==> inputs of job 4694 <==
==> flow/design.v <==
`timescale 1ns / 1ps
module rotator # (
    DATA_WIDTH = 12,
    ANGLE_WIDTH = 16,
    ITERATION = 0,
    TAN_ANGLE = 0
)
(
    input clock, 
    input reset,
    input [1:0] quarter_in,
    input signed [DATA_WIDTH:0] x_in,
    input signed [DATA_WIDTH:0] y_in,
    input signed [ANGLE_WIDTH:0] z_in,
    output [1:0] quarter_out,
    output signed [DATA_WIDTH:0] x_out,
    output signed [DATA_WIDTH:0] y_out,
    output signed [ANGLE_WIDTH:0] z_out
);
    function signed [DATA_WIDTH:0] shift_register(
        input signed [DATA_WIDTH:0] register, 
        input integer n
    );
        integer i;
        begin
            shift_register = register;
            for (i = 0; i < n; i++) begin
                shift_register = {register[DATA_WIDTH], shift_register[DATA_WIDTH:1]};
            end
        end
    endfunction
    logic signed [DATA_WIDTH:0] Xd, Yd;
    assign Xd = shift_register(x_in, ITERATION);
    assign Yd = shift_register(y_in, ITERATION);   
    logic signed [DATA_WIDTH:0] X, Y; 
    logic signed [ANGLE_WIDTH:0] Z; 
    logic [1:0] Q;
    always_ff @(posedge clock) begin
        Q <= quarter_in;
        if (z_in < 0) begin
            X <= x_in + Yd;
            Y <= y_in - Xd;
            Z <= z_in + TAN_ANGLE;
        end
        else begin
            X <= x_in - Yd;
            Y <= y_in + Xd;
            Z <= z_in - TAN_ANGLE;
        end   
    end    
    assign x_out = X;
    assign y_out = Y;
    assign z_out = Z;    
    assign quarter_out = Q;
endmodule
`timescale 1ns / 1ps
module cordic_chain #(
    DATA_WIDTH = 12,
    ANGLE_WIDTH = 16,
    ITERATIONS = 16
)
(
    input clock,
    input reset,
    input [1:0] quarter_in,
    input signed [DATA_WIDTH:0] x_in,
    input signed [DATA_WIDTH:0] y_in,
    input signed [DATA_WIDTH:0] angle_in,
    output signed [DATA_WIDTH:0] x_out,
    output signed [DATA_WIDTH:0] y_out, 
    output [1:0] quarter_out 
 );
    logic [1:0] quarters [ITERATIONS:0];
    logic signed [DATA_WIDTH:0] xs [ITERATIONS:0];
    logic signed [DATA_WIDTH:0] ys [ITERATIONS:0];
    logic signed [ANGLE_WIDTH:0] zs [ITERATIONS:0];   
    assign quarters[0] = quarter_in;
    assign xs[0] = x_in;
    assign ys[0] = y_in;
    assign zs[0] = {1'b0, angle_in[DATA_WIDTH-1:0], 4'b0000};
    function [ANGLE_WIDTH:0] tan_angle; 
        input [3:0] iteration;
        begin
            case (iteration)
            4'b0000: tan_angle = 17'd25736;  
            4'b0001: tan_angle = 17'd15192;  
            4'b0010: tan_angle = 17'd8028;  
            4'b0011: tan_angle = 17'd4074;  
            4'b0100: tan_angle = 17'd2045;  
            4'b0101: tan_angle = 17'd1024;  
            4'b0110: tan_angle = 17'd512;  
            4'b0111: tan_angle = 17'd256;  
            4'b1000: tan_angle = 17'd128;  
            4'b1001: tan_angle = 17'd64;  
            4'b1010: tan_angle = 17'd32;  
            4'b1011: tan_angle = 17'd16;  
            4'b1100: tan_angle = 17'd8;  
            4'b1101: tan_angle = 17'd4;  
            4'b1110: tan_angle = 17'd2;  
            4'b1111: tan_angle = 17'd1;  
            endcase
        end
    endfunction
    genvar i;
    generate 
    for (i = 0; i < ITERATIONS; i++) begin
        rotator # (
            .DATA_WIDTH(DATA_WIDTH),
            .ANGLE_WIDTH(ANGLE_WIDTH),
            .ITERATION(i),
            .TAN_ANGLE(tan_angle(i))
        ) rotator_dut (
            .clock(clock),
            .reset(reset),
            .quarter_in(quarters[i]),
            .x_in(xs[i]),
            .y_in(ys[i]),
            .z_in(zs[i]),
            .quarter_out(quarters[i+1]),
            .x_out(xs[i+1]),
            .y_out(ys[i+1]),
            .z_out(zs[i+1])        
        );   
    end
    endgenerate
    assign x_out = xs[ITERATIONS];
    assign y_out = ys[ITERATIONS];
    assign quarter_out = quarters[ITERATIONS];
endmodule
`timescale 1ns / 1ps
module quarter_selector # (
    DATA_WIDTH = 12
)
(
    input clock, 
    input reset,
    input [1:0] quarter,
    input signed [DATA_WIDTH:0] x_in,
    input signed [DATA_WIDTH:0] y_in,
    output signed [DATA_WIDTH:0] x_out,
    output signed [DATA_WIDTH:0] y_out
);
logic [DATA_WIDTH:0] x_up, x_down;
logic [DATA_WIDTH:0] y_up, y_down;
assign x_up = x_in + 13'h800;
assign x_down = 13'h800 - x_in;
assign y_up = y_in + 13'h800;
assign y_down = 13'h800 - y_in;
logic [DATA_WIDTH:0] X, Y;
always_ff @(posedge clock) begin
    if (reset) begin
        X <= '0;
        Y <= '0;    
    end
    else begin
        case (quarter)
            2'b00: begin
                X <= x_up;
                Y <= y_up; 
            end
            2'b01: begin
                X <= x_down;
                Y <= y_up;                        
            end
            2'b10: begin
                X <= x_down;
                Y <= y_down;                                    
            end
            2'b11: begin
                X <= x_up;
                Y <= y_down;                                               
            end
        endcase    
    end
end
assign x_out = X;
assign y_out = Y;
endmodule
`timescale 1ns / 1ps
module phase_controller # (
    PHASE_WIDTH = 13
) 
(
    input clock, 
    input reset,
    output [PHASE_WIDTH-1:0] phase,
    output [1:0] quadrant   
);
localparam frequence_fraction = 8'd56;
localparam frequence_reverse_fraction = 8'd100 - frequence_fraction;
localparam phase_90 = 13'd3216;
localparam base_step = 2'd1;
localparam extended_step = 2'd2;
typedef enum logic [1:0] {
    QUADRANT_I, 
    QUADRANT_II,
    QUADRANT_III,
    QUADRANT_IV
} quadrant_state;
logic [PHASE_WIDTH-1:0] phase_out;
logic inc_en; 
logic counter_reset;
logic [15:0] counter;
always_ff @(posedge clock) begin
    if (reset) begin
        counter <= '0;
        inc_en <= '0;
    end
    else if (counter_reset) begin
        counter <= '0;
    end
    else begin
        if (counter >= 8'd100) begin
            inc_en <= '1;
            counter <= counter - frequence_reverse_fraction;
        end
        else begin
            inc_en <= '0;
            counter <= counter + frequence_fraction;
        end
    end
end
quadrant_state quadrant_out;
logic [15:0] angle_counter;
assign quadrant = quadrant_out;
assign phase = phase_out;
always_ff @(posedge clock) begin
    if (reset) begin
        quadrant_out <= QUADRANT_I;
        phase_out <= '0;
        angle_counter <= '0;
    end
    else case (quadrant_out)
        QUADRANT_I: begin
            if (angle_counter >= phase_90) begin
                quadrant_out <= QUADRANT_II;
                angle_counter <= '0;                
            end
            else begin
                if (inc_en) begin
                    phase_out <= phase_out + extended_step;
                    angle_counter <= angle_counter + extended_step;
                end
                else begin
                    phase_out <= phase_out + base_step;
                    angle_counter <= angle_counter + base_step;
                end
            end
        end
        QUADRANT_II: begin
            if (angle_counter >= phase_90) begin
                quadrant_out <= QUADRANT_III;
                angle_counter <= '0;                
            end
            else begin
                if (inc_en) begin
                    phase_out <= phase_out - extended_step;
                    angle_counter <= angle_counter + extended_step;
                end
                else begin
                    phase_out <= phase_out - base_step;
                    angle_counter <= angle_counter + base_step;
                end
            end           
        end
        QUADRANT_III: begin
            if (angle_counter >= phase_90) begin
                quadrant_out <= QUADRANT_IV;
                angle_counter <= '0;                
            end
            else begin
                if (inc_en) begin
                    phase_out <= phase_out + extended_step;
                    angle_counter <= angle_counter + extended_step;
                end
                else begin
                    phase_out <= phase_out + base_step;
                    angle_counter <= angle_counter + base_step;
                end
            end        
        end
        QUADRANT_IV: begin
            if (angle_counter >= phase_90) begin
                quadrant_out <= QUADRANT_I;
                angle_counter <= '0;                
            end
            else begin
                if (inc_en) begin
                    phase_out <= phase_out - extended_step;
                    angle_counter <= angle_counter + extended_step;
                end
                else begin
                    phase_out <= phase_out - base_step;
                    angle_counter <= angle_counter + base_step;
                end
            end                                 
        end
    endcase
end
always_ff @(posedge clock) begin
    if (reset) begin
        counter_reset <= '0;
    end
    else if (angle_counter >= phase_90) begin
        counter_reset <= '1;
    end
    else begin
        counter_reset <= '0;
    end
end
endmodule
`timescale 1ns / 1ps
module cordic # (
    DATA_WIDTH = 12
)
(
    input clock,
    input reset,    
    output signed [DATA_WIDTH:0] sine,
    output signed [DATA_WIDTH:0] cosine
);
    localparam A = 16'h04DB;  
    logic [DATA_WIDTH:0] phase;
    logic [1:0] quarter;
    logic signed [DATA_WIDTH:0] x0;
    logic signed [DATA_WIDTH:0] y0;
    assign x0 = A;
    assign y0 = '0;
    phase_controller # (
        .PHASE_WIDTH(13)
    ) phase_controller_dut (
        .clock(clock),
        .reset(reset),
        .phase(phase),
        .quadrant(quarter)
    );
    logic signed [DATA_WIDTH:0] x_out;
    logic signed [DATA_WIDTH:0] y_out;
    logic [1:0] quarter_out;
    cordic_chain # (
        .DATA_WIDTH(12),
        .ANGLE_WIDTH(16),
        .ITERATIONS(16)
    ) cordic_chain_dut (
        .clock(clock),
        .reset(reset),
        .quarter_in(quarter),
        .x_in(x0),
        .y_in(y0),
        .angle_in(phase),        
        .x_out(x_out),
        .y_out(y_out),
        .quarter_out(quarter_out)        
    );
    quarter_selector # (
        .DATA_WIDTH(12)
    ) quarter_selector_dut (
        .clock(clock),
        .reset(reset),
        .quarter(quarter_out),
        .x_in(x_out),
        .y_in(y_out),
        .x_out(cosine),
        .y_out(sine)
    );
endmodule
==> flow/run.sh <==
#!/bin/bash
# the make line also repeats each setting of config.mk as NAME=value (left out here)
make -C /OpenROAD-flow-scripts/flow DESIGN_CONFIG=/design/flow/config.mk WORK_HOME=/design/flow/orfs CLKGATE_MAP_FILE= finish
==> flow/config.mk <==
export PLATFORM = sky130hd
export DESIGN_NAME = cordic
export DESIGN_NICKNAME = cordic
export VERILOG_FILES = /design/flow/design.v
export SDC_FILE = /design/flow/constraint.sdc
export NUM_CORES = 4
export LEC_CHECK = 0
export CAP_MARGIN = 20
export CORE_ASPECT_RATIO = 0.72
export CORE_MARGIN = 2
export CORE_UTILIZATION = 66
export MAX_ROUTING_LAYER = met4
export SETUP_SLACK_MARGIN = 1.22
export SLEW_MARGIN = 20
==> flow/constraint.sdc <==
create_clock -name core_clock -period 4.84 [get_ports {clock}]
set_input_delay 0.9680 -clock core_clock [delete_from_list [all_inputs] [get_ports {clock}]]
set_output_delay 0.9680 -clock core_clock [all_outputs]
set_load 0.01 [all_outputs]
==> job 2528: changes against job 4694 <==
ABC_AREA = 1   (was not set)
CAP_MARGIN = 15   (was 20)
CELL_PAD_IN_SITES_GLOBAL_PLACEMENT = 0   (was not set)
CORE_ASPECT_RATIO = not set   (was 0.72)
CORE_UTILIZATION = 70   (was 66)
CTS_CLUSTER_DIAMETER = 396   (was not set)
GPL_ROUTABILITY_DRIVEN = 1   (was not set)
GPL_TIMING_DRIVEN = 1   (was not set)
HOLD_SLACK_MARGIN = -0.07   (was not set)
MIN_ROUTING_LAYER = met1   (was not set)
SETUP_SLACK_MARGIN = -0.14   (was 1.22)
==> flow/constraint.sdc (replaced) <==
create_clock -name core_clock -period 2.06 [get_ports {clock}]
set_input_delay 0.4120 -clock core_clock [delete_from_list [all_inputs] [get_ports {clock}]]
set_output_delay 0.4120 -clock core_clock [all_outputs]
set_load 0.01 [all_outputs]
==> notes <==
- Job 4694 ran to the end with no violations. Job 2528 reached the layout checks and failed them: setup timing.
- Against job 4694, the critical path depth of job 2528 is higher by 4.
- Area after synthesis: job 4694 is smaller than job 2528 (about 1.7%).
- Of job 2528 and job 4694, job 2528 has the higher via count (gap 36%, measured against job 4694).
- Of job 4694 and job 2528, job 4694 has the higher register-to-register slack (gap 2.0 ns).
- In job 4694 the global-route usage is lower than in job 2528, by 6.6 points.
- Between job 2528 and job 4694, the lower cell area is in job 4694 (gap 21%, measured against job 4694).
- Sequential share of layout area: job 4694 is higher than job 2528 (5.5 points).
- Of job 4694 and job 2528, job 2528 has the higher hold slack (gap 0.0089 ns).


==> v30: inputs <==
// cordic: RTL as listed in full above, without the edits since
clock: 2.55 ns
lec_check: 0
abc_area: 0
cap_margin: 15
cell_pad_in_sites_global_placement: 0
core_margin: 2
core_utilization: 70
cts_cluster_size: 21
gpl_routability_driven: 1
gpl_timing_driven: 1
hold_slack_margin: -0.07
max_routing_layer: met4
min_routing_layer: met1
setup_slack_margin: 0.32
slew_margin: 20
run.sh (not shown) runs the stock make flow with config.mk's settings and CLKGATE_MAP_FILE=.
==> v11 (differences from v30) <==
- ABC_AREA: 0 -> 1
- CORE_MARGIN: 2 -> 9
- CORE_UTILIZATION: 70 -> 71
- CTS_CLUSTER_SIZE: 21 -> 40
- HOLD_SLACK_MARGIN: -0.07 -> 0.29
- PLACE_DENSITY_LB_ADDON: not set -> 0.02
==> flow/constraint.sdc (replaced) <==
create_clock -name core_clock -period 3.12 [get_ports {clock}]
set_input_delay 0.6240 -clock core_clock [delete_from_list [all_inputs] [get_ports {clock}]]
set_output_delay 0.6240 -clock core_clock [all_outputs]
set_load 0.01 [all_outputs]
==> comparison <==
- v11 ran to the end with no violations. v30 never finished: it broke off in global routing.
- Of v11 and v30, v11 has the higher area after synthesis (gap 1.7%, measured against v30).
- Between v11 and v30, the lower synthesized cell count is in v30 (gap about 16%, measured against v30).
- Between v30 and v11, the lower die area is in v30 (gap 11%, measured against v11).


==> 06-12 <==
Starts from the design.v that is shown in full above.
Settings: LEC_CHECK=0, CAP_MARGIN=20, CORE_MARGIN=2, CORE_UTILIZATION=72, CTS_CLUSTER_DIAMETER=85, PLACE_DENSITY=0.38, SLEW_MARGIN=20; clock period 2.6 ns.
==> inputs of 05-14, as changes to 06-12 <==
- CORE_UTILIZATION: 72 -> 40
- CTS_CLUSTER_DIAMETER: 85 -> default
- GPL_TIMING_DRIVEN: default -> 0
- MIN_ROUTING_LAYER: default -> met2
- PLACE_DENSITY: 0.38 -> default
==> flow/constraint.sdc (replaced) <==
create_clock -name core_clock -period 5.0 [get_ports {clock}]
set_input_delay 1.0000 -clock core_clock [delete_from_list [all_inputs] [get_ports {clock}]]
set_output_delay 1.0000 -clock core_clock [all_outputs]
set_load 0.01 [all_outputs]
==> comparison table <==
quantity	05-14	06-12
Sequential portion of the cell area	31.8%	30.3%
Post-layout instance area	0.0435 sq mm	0.0457 sq mm
Number of clock buffer instances in the layout	105	88
Well-tap cell count	1276	696
Startpoint of the tightest hold check path	cordic_chain_dut.genblk1[11].rotator_dut.Z[2]	cordic_chain_dut.genblk1[13].rotator_dut.Q[1]
Outcome	timing/DRC/antenna clean	finished with violations
Layout check failures	-	setup timing
Die Wd	316 microns	237 microns
Wire length after detailed routing	78400 microns	85800 microns
Detailed-placement wirelength estimate	58500 microns	59800 microns
Vertical extent of the die	316 microns	237 microns
Vias per Instance	7.14	5.87
Final Cycle Share	85.8%	105%
Most heavily used metal layer in global routing	met3	met2
Final hold slack	0.302 ns	0.320 ns
Global-route wire length before repair	129000 microns	141000 microns
Chip Area	0.0999 sq mm	0.0560 sq mm
Routed length on met3	31800 microns	3160 microns
Data arrival at the endpoint of the critical path	4.85 ns	3.27 ns
Largest fanout of any net on the critical path	21	4


==> build 87: inputs <==
Starts from the design.v that is shown in full above.
clock: 2.55 ns
lec_check: 0
abc_area: 0
cap_margin: 15
cell_pad_in_sites_global_placement: 0
core_margin: 2
core_utilization: 70
gpl_routability_driven: 1
gpl_timing_driven: 1
hold_slack_margin: -0.07
max_routing_layer: met4
min_routing_layer: met1
setup_slack_margin: 0.76
slew_margin: 20
==> trial 53 (differences from build 87) <==
ABC_AREA = default   (was 0)
CAP_MARGIN = 20   (was 15)
CELL_PAD_IN_SITES_GLOBAL_PLACEMENT = default   (was 0)
CORE_UTILIZATION = 58   (was 70)
GPL_ROUTABILITY_DRIVEN = default   (was 1)
GPL_TIMING_DRIVEN = default   (was 1)
HOLD_SLACK_MARGIN = default   (was -0.07)
MAX_ROUTING_LAYER = default   (was met4)
MIN_ROUTING_LAYER = default   (was met1)
==> flow/constraint.sdc (replaced) <==
create_clock -name core_clock -period 4.15 [get_ports {clock}]
set_input_delay 0.8300 -clock core_clock [delete_from_list [all_inputs] [get_ports {clock}]]
set_output_delay 0.8300 -clock core_clock [all_outputs]
set_load 0.01 [all_outputs]
==> out/qor.txt <==
MaxCap Viol Count: 1
Blocking Checks: max-capacitance violations, max-slew violations, negative setup slack
Worst Reg2Reg Path Length in Cells: 9
Final worst slack: -1.76 ns
Setup-failing EPs final: 152
Outcome: complete, but fails checks
Met3 wire len: 28500 um
Final Max Slew Viols: 1
(the above is from build 87)
==> out/qor.txt <==
Setup-failing EPs final: 0
Outcome: finished clean
MaxCap Viol Count: 0
Final worst slack: 1.02 ns
Worst Reg2Reg Path Length in Cells: 8
Met3 wire len: 2480 um
(the above is from trial 53)
